## alu_top
module alu_top(clk, a, b, s, result, zero);
input clk;
input [15:0] a, b;
input [3:0] s;
output reg [15:0] result;
output reg zero;
reg [15:0] a_q, b_q;
reg [3:0] s_q;
wire [15:0] alu_result;
wire alu_zero;
always @(posedge clk) begin
    a_q <= a;
    b_q <= b;
    s_q <= s;
    result <= alu_result;
    zero <= alu_zero;
end
alu u_alu(.a(a_q), .b(b_q), .s(s_q), .result(alu_result), .zero_detection(alu_zero));
endmodule
For scale: ~53 flip-flops.
clock: 5.77 ns
lec_check: 0
cap_margin: 20
core_margin: 2
core_utilization: 66
setup_slack_margin: 1.6
slew_margin: 20
run.sh (not shown) runs the stock make flow with config.mk's settings and CLKGATE_MAP_FILE=.
The baseline reached the layout checks and failed them: negative setup slack.
Change:
- CORE_UTILIZATION: 66 -> 31
- SETUP_SLACK_MARGIN: 1.6 -> default
- clock period: 5.77 -> 7.29 ns (I/O delays scaled with it)
This time the run ran to the end with no violations.
Maximum frequency went down by a little under a tenth.
Sequential power shrinks by about a fifth.
Via count falls by about a fifth.
Count of clock-buffer cells in the layout goes up by 2.
Design area goes down by roughly a tenth.
Die size climbs by well over a third.
Wire length went down by about a fifth.
Hold slack improved by 0.038 ns.

---

Starting RTL as in the previous note.
// alu_top
module alu_top(clk, a, b, s, result, zero);
input clk;
input [15:0] a, b;
input [3:0] s;
output reg [15:0] result;
output reg zero;
reg [15:0] a_q, b_q;
reg [3:0] s_q;
wire [15:0] alu_result;
wire alu_zero;
always @(posedge clk) begin
    a_q <= a;
    b_q <= b;
    s_q <= s;
    result <= alu_result;
    zero <= alu_zero;
end
alu u_alu(.a(a_q), .b(b_q), .s(s_q), .result(alu_result), .zero_detection(alu_zero));
endmodule
==> flow/config.mk <==
export PLATFORM = sky130hd
export DESIGN_NAME = alu_top
export DESIGN_NICKNAME = alu_top
export VERILOG_FILES = /design/flow/design.v
export SDC_FILE = /design/flow/constraint.sdc
export NUM_CORES = 4
export LEC_CHECK = 0
export CAP_MARGIN = 35
export CORE_ASPECT_RATIO = 1.08
export CORE_MARGIN = 2
export CORE_UTILIZATION = 68
export HOLD_SLACK_MARGIN = -0.08
export MIN_ROUTING_LAYER = met1
export SETUP_SLACK_MARGIN = 0.83
export SLEW_MARGIN = 20
export TNS_END_PERCENT = 70
==> flow/constraint.sdc <==
create_clock -name core_clock -period 5.66 [get_ports {clk}]
set_input_delay 1.1320 -clock core_clock [delete_from_list [all_inputs] [get_ports {clk}]]
set_output_delay 1.1320 -clock core_clock [all_outputs]
set_load 0.01 [all_outputs]
The baseline reached the layout checks and failed them: negative setup slack.
Change:
==> flow/config.mk (replaced) <==
export PLATFORM = sky130hd
export DESIGN_NAME = alu_top
export DESIGN_NICKNAME = alu_top
export VERILOG_FILES = /design/flow/design.v
export SDC_FILE = /design/flow/constraint.sdc
export NUM_CORES = 4
export LEC_CHECK = 0
export CAP_MARGIN = 35
export CORE_MARGIN = 2
export CORE_UTILIZATION = 72
export CTS_CLUSTER_DIAMETER = 30
export CTS_CLUSTER_SIZE = 50
export PLACE_DENSITY_LB_ADDON = 0.0
export SETUP_SLACK_MARGIN = 0.82
export SLEW_MARGIN = 20
==> flow/constraint.sdc (replaced) <==
create_clock -name core_clock -period 5.79 [get_ports {clk}]
set_input_delay 1.1580 -clock core_clock [delete_from_list [all_inputs] [get_ports {clk}]]
set_output_delay 1.1580 -clock core_clock [all_outputs]
set_load 0.01 [all_outputs]
Effect: The new run failed in global routing, error GRT-0232. Synthesized area is unchanged. Die area went down by about 5.4%. Synthesized cell count does not change.

---

== exp/maple ==
Starting RTL as in the previous note.
==> flow/config.mk <==
export PLATFORM = sky130hd
export DESIGN_NAME = alu_top
export DESIGN_NICKNAME = alu_top
export VERILOG_FILES = /design/flow/design.v
export SDC_FILE = /design/flow/constraint.sdc
export NUM_CORES = 4
export LEC_CHECK = 0
export ABC_AREA = 0
export CAP_MARGIN = 20
export CELL_PAD_IN_SITES_GLOBAL_PLACEMENT = 2
export CORE_MARGIN = 2
export CORE_UTILIZATION = 40
export CTS_CLUSTER_DIAMETER = 391
export CTS_CLUSTER_SIZE = 93
export PLACE_DENSITY = 0.43
export SLEW_MARGIN = 20
==> flow/constraint.sdc <==
create_clock -name core_clock -period 8.0 [get_ports {clk}]
set_input_delay 1.6000 -clock core_clock [delete_from_list [all_inputs] [get_ports {clk}]]
set_output_delay 1.6000 -clock core_clock [all_outputs]
set_load 0.01 [all_outputs]
Both conditions hold for exp/maple: the flow ran to the end and the final layout passed the timing, design-rule and antenna checks.
### exp/maple -> exp/lagoon
# exp/maple
export LEC_CHECK = 0
export ABC_AREA = 0
export CAP_MARGIN = 20
export CELL_PAD_IN_SITES_GLOBAL_PLACEMENT = 2
export CORE_MARGIN = 2
export CORE_UTILIZATION = 40
export CTS_CLUSTER_DIAMETER = 391
export CTS_CLUSTER_SIZE = 93
export PLACE_DENSITY = 0.43
export SLEW_MARGIN = 20
create_clock -name core_clock -period 8.0 [get_ports {clk}]
# exp/lagoon
export LEC_CHECK = 0
export CAP_MARGIN = 20
export CORE_MARGIN = 2
export CORE_UTILIZATION = 72
export CTS_CLUSTER_DIAMETER = 28
export PLACE_DENSITY_LB_ADDON = 0.03
export SETUP_SLACK_MARGIN = 1.87
export SLEW_MARGIN = 20
create_clock -name core_clock -period 6.65 [get_ports {clk}]
==> results <==
- Reported for exp/lagoon and exp/maple, cell count in the Yosys report turned out identical to the last digit.
- On number of setup buffers added after CTS, the lower figure sits with exp/maple, not exp/lagoon.
- Diff exp/maple..exp/lagoon | number of instances in the synthesized netlist | unchanged
- Diff exp/maple -> exp/lagoon | routability congestion estimate | up by more than 10%
- Number of placed cells counting well taps down 9.2% in exp/lagoon wrt exp/maple
- exp/lagoon vs exp/maple, die area went down by 43%.
- global routing (5_1_grt): exp/lagoon exited with error
- exp/maple: all stages complete, timing, DRC and antenna checks passed
- Reported for exp/lagoon and exp/maple, yosys synthesis chip area turned out identical to the last digit.
- Number of buffers between clock root and the deepest sink: exp/lagoon vs exp/maple identical
[inputs] exp/nickel vs exp/lagoon
# exp/lagoon
export LEC_CHECK = 0
export CAP_MARGIN = 20
export CORE_MARGIN = 2
export CORE_UTILIZATION = 72
export CTS_CLUSTER_DIAMETER = 28
export PLACE_DENSITY_LB_ADDON = 0.03
export SETUP_SLACK_MARGIN = 1.87
export SLEW_MARGIN = 20
create_clock -name core_clock -period 6.65 [get_ports {clk}]
# exp/nickel
export LEC_CHECK = 0
export CAP_MARGIN = 20
export CORE_MARGIN = 2
export CORE_UTILIZATION = 72
export CTS_CLUSTER_DIAMETER = 28
export PLACE_DENSITY_LB_ADDON = 0.29
export SETUP_SLACK_MARGIN = 1.34
export SLEW_MARGIN = 20
export TNS_END_PERCENT = 5
create_clock -name core_clock -period 6.65 [get_ports {clk}]
Results
No stage failed in exp/nickel, and the final checks on the layout all came back clean.
From exp/lagoon to exp/nickel, cell area after technology mapping did not move at all.
In the flow results for exp/nickel and exp/lagoon, the post-place instance area is larger on exp/lagoon.
From exp/nickel to exp/lagoon, number of instances in the synthesized netlist did not move at all.
Here is what was changed in the inputs of exp/garnet compared with exp/nickel.
# exp/nickel
export LEC_CHECK = 0
export CAP_MARGIN = 20
export CORE_MARGIN = 2
export CORE_UTILIZATION = 72
export CTS_CLUSTER_DIAMETER = 28
export PLACE_DENSITY_LB_ADDON = 0.29
export SETUP_SLACK_MARGIN = 1.34
export SLEW_MARGIN = 20
export TNS_END_PERCENT = 5
create_clock -name core_clock -period 6.65 [get_ports {clk}]
# exp/garnet
export LEC_CHECK = 0
export CAP_MARGIN = 20
export CORE_MARGIN = 2
export CORE_UTILIZATION = 64
export SLEW_MARGIN = 20
create_clock -name core_clock -period 5.52 [get_ports {clk}]
Going from exp/nickel to exp/garnet, number of antenna violations at the first check in global routing shrinks by 1.
Side by side, cell area turned out higher in exp/garnet than in exp/nickel.
Summary of exp/garnet over exp/nickel: met2 layer wire length in the routed design higher, number of buffers inserted by post-CTS setup repair lower.
exp/garnet against exp/nickel: highest ir drop seen on vdd grew by 0.00023 V, area added between synthesis and finish moved up, portion of the clock cycle consumed by the worst path in the final layout +29 points.
| worst setup slack | exp/garnet vs exp/nickel | 1.67 ns lower |
exp/garnet vs exp/nickel: clock period minus final worst setup slack up in exp/garnet
The flow completed for exp/garnet, but it is not clean: the layout still shows setup timing.
exp/garnet gives less register share of total power than exp/nickel did.
Sort exp/garnet and exp/nickel by power desc -> top: exp/garnet
--- input diff exp/garnet..exp/pepper ---
# exp/garnet
export LEC_CHECK = 0
export CAP_MARGIN = 20
export CORE_MARGIN = 2
export CORE_UTILIZATION = 64
export SLEW_MARGIN = 20
create_clock -name core_clock -period 5.52 [get_ports {clk}]
# exp/pepper
export LEC_CHECK = 0
export ABC_AREA = 1
export CAP_MARGIN = 20
export CORE_MARGIN = 2
export CORE_UTILIZATION = 72
export CTS_CLUSTER_DIAMETER = 77
export PLACE_DENSITY = 0.37
export SETUP_SLACK_MARGIN = 0.76
export SLEW_MARGIN = 20
create_clock -name core_clock -period 5.77 [get_ports {clk}]
[summary]
Layout checks on exp/pepper: not met. Flow itself completed; violations: setup timing. Density: exp/pepper denser than exp/garnet. Compared with exp/garnet, exp/pepper shows a higher global-route met3 utilization. From exp/garnet to exp/pepper the numbers moved as follows: first-pass GRT wire length higher; fill cell total of the finished layout now smaller. Going from exp/garnet to exp/pepper, total instance count after detailed placement grows by about 23%. From exp/garnet to exp/pepper the numbers moved as follows: clock power now sits higher, post-route cell area now sits higher. exp/pepper vs exp/garnet: clock group share of total power up in exp/pepper. Diff exp/garnet -> exp/pepper: power went down about 13%; area growth from synthesis to final layout lost 5.2 points; global routing met2 resource utilization increased by 3.9 points relative to the old numbers.
> inputs changed (exp/pepper -> exp/cedar)
# exp/pepper
export LEC_CHECK = 0
export ABC_AREA = 1
export CAP_MARGIN = 20
export CORE_MARGIN = 2
export CORE_UTILIZATION = 72
export CTS_CLUSTER_DIAMETER = 77
export PLACE_DENSITY = 0.37
export SETUP_SLACK_MARGIN = 0.76
export SLEW_MARGIN = 20
create_clock -name core_clock -period 5.77 [get_ports {clk}]
# exp/cedar
export LEC_CHECK = 0
export ABC_AREA = 1
export CAP_MARGIN = 20
export CELL_PAD_IN_SITES_GLOBAL_PLACEMENT = 3
export CORE_MARGIN = 2
export CORE_UTILIZATION = 40
export CTS_CLUSTER_DIAMETER = 391
export CTS_CLUSTER_SIZE = 98
export PLACE_DENSITY = 0.43
export SLEW_MARGIN = 20
export TNS_END_PERCENT = 5
create_clock -name core_clock -period 8.0 [get_ports {clk}]
Results
exp/cedar | status: complete | timing, DRC, antenna: pass
Looking at wire length, exp/cedar sits below exp/pepper.
Summary of exp/cedar over exp/pepper: via count shrank by about 20%; summed area of non-filler cells in the final layout dropped 7.6%.
Run comparison: exp/cedar cell with the largest stage delay on the worst path dfxtp_1; exp/pepper cell with the largest stage delay on the worst path fa_1
exp/pepper -> exp/cedar: transition time at the pin with the least slew margin flat
In exp/cedar, the setup violation total in the final timing report came out 2 below the value in exp/pepper.
met5 as the highest layer used for signal routing was reported by exp/pepper, and met4 by exp/cedar.
The post-layout worst setup margin of exp/cedar was superior to that of exp/pepper.
Per the comparison of exp/cedar with exp/pepper, worst reg2reg path depth lower, cell count after placement up 124, tally of non-filler cells in the final layout grew by about 5.6%, fraction of standard cell area in multi-input logic grew by 0.54 points.
Power and IR drop assume default switching activity.
